== build 51 ==
Design md5_crack, start of the top module:
module md5_crack(
  input          clk,
  input          reset_n,
  input          in_valid,
  output         in_ready,
  input  [63:0]  guess,
  output         out_valid,
  output [127:0] digest,
  output         cracked
);
Size: roughly 4300 cells after synthesis, roughly 400 flip-flops, about 200 I/O pins, about 0.033 mm2 of cells after synthesis.
export LEC_CHECK = 0
export CAP_MARGIN = 30
export CORE_ASPECT_RATIO = 1.76
export CORE_MARGIN = 2
export CORE_UTILIZATION = 32
export CTS_CLUSTER_DIAMETER = 41
export CTS_CLUSTER_SIZE = 58
export GPL_ROUTABILITY_DRIVEN = 0
export GPL_TIMING_DRIVEN = 0
export HOLD_SLACK_MARGIN = 0.17
export MAX_ROUTING_LAYER = met4
export PLACE_DENSITY = 0.56
export SETUP_SLACK_MARGIN = -0.76
export SLEW_MARGIN = 10
export TNS_END_PERCENT = 20
create_clock -name core_clock -period 9.79 [get_ports {clk}]
run.sh (not shown) runs the stock make flow with config.mk's settings and CLKGATE_MAP_FILE=.
STATUS run=build 51 STAGES=ALL_DONE FINAL_CHECKS=FAILED CAUSE=setup timing
diff inputs: build 51 => build 72
- a deleted GPL_ROUTABILITY_DRIVEN that had been 0
- a deleted GPL_TIMING_DRIVEN that had been 0
- a deleted CORE_ASPECT_RATIO that had been 1.76
- a deleted HOLD_SLACK_MARGIN that had been 0.17
- a change of SLEW_MARGIN from 10 to 20
- a change of CORE_UTILIZATION from 32 to 40
- a deleted CTS_CLUSTER_SIZE that had been 58
- a deleted SETUP_SLACK_MARGIN that had been -0.76
- a deleted CTS_CLUSTER_DIAMETER that had been 41
- a deleted PLACE_DENSITY that had been 0.56
- a change of CAP_MARGIN from 30 to 20
- a deleted MAX_ROUTING_LAYER that had been met4
- a deleted TNS_END_PERCENT that had been 20
- a change of the clock period (ns, I/O delays scaled along) from 9.79 to 9.81
### Flow results
Build 72 ended with every stage complete and zero timing, DRC or antenna violations. In build 72, the maximum frequency came out 14 MHz above the value in build 51. Build 51 was larger in final cell area than build 72. In build 72 the tally of filler cells in the layout turned out 2492 lower than in build 51. Compared with build 51, build 72 shows a higher sequential share of layout area.
--- input diff build 72..build 63 ---
- CORE_UTILIZATION: 40 -> 71
- CTS_CLUSTER_SIZE: unset -> 25
- SETUP_SLACK_MARGIN: unset -> 1.24
- HOLD_SLACK_MARGIN: unset -> 0.3
- MAX_ROUTING_LAYER: unset -> met4
- the clock period (ns, I/O delays scaled along): 9.81 -> 9.01
Findings:
Tool error GRT-0116 stopped build 63 during global routing (5_1_grt); no final results. Build 72: no failed stages, no open violations at the end. In the flow results for build 63 and build 72, the post-place setup slack is smaller on build 63. Sort build 63 and build 72 by total placed instance area, descending, and build 63 comes first. Number of sinks handled by clock tree synthesis came out exactly the same in build 63 and build 72.
Setup changes, build 63 to build 52
- clearing HOLD_SLACK_MARGIN, which used to be 0.3
- putting CTS_CLUSTER_DIAMETER at 332 where nothing was set
- putting CELL_PAD_IN_SITES_GLOBAL_PLACEMENT at 2 where nothing was set
- putting PLACE_DENSITY at 0.92 where nothing was set
- swapping 25 for 99 in CTS_CLUSTER_SIZE
- putting TNS_END_PERCENT at 15 where nothing was set
- clearing MAX_ROUTING_LAYER, which used to be met4
- clearing SETUP_SLACK_MARGIN, which used to be 1.24
- swapping 71 for 54 in CORE_UTILIZATION
- swapping 9.01 for 10.0 in the clock period (ns, I/O delays scaled along)
Notes after the runs:
- For build 52, the flow was terminated by a tool error in global placement without I/O (3_1_place_gp_skip_io) and produced no final design.
- Looking at height of the die, build 52 sits 14% higher than build 63 does.
- Row total core area: build 52 higher / build 63 lower
- Number of placement rows: build 52 > build 63
- In build 52, the core utilization at floorplan came out 18 points below the value in build 63.
- Die area | build 52 > build 63
- From build 63 to build 52, post-synthesis async set-or-reset flop share did not move at all.
- Between build 52 and build 63, the difference in simple-gate share of the synthesized area is negligible.
- Taking build 52 as 1.0, build 63 lands at 0.874 on chip width.
- Diff build 52..build 63 | synthesized cell area | unchanged
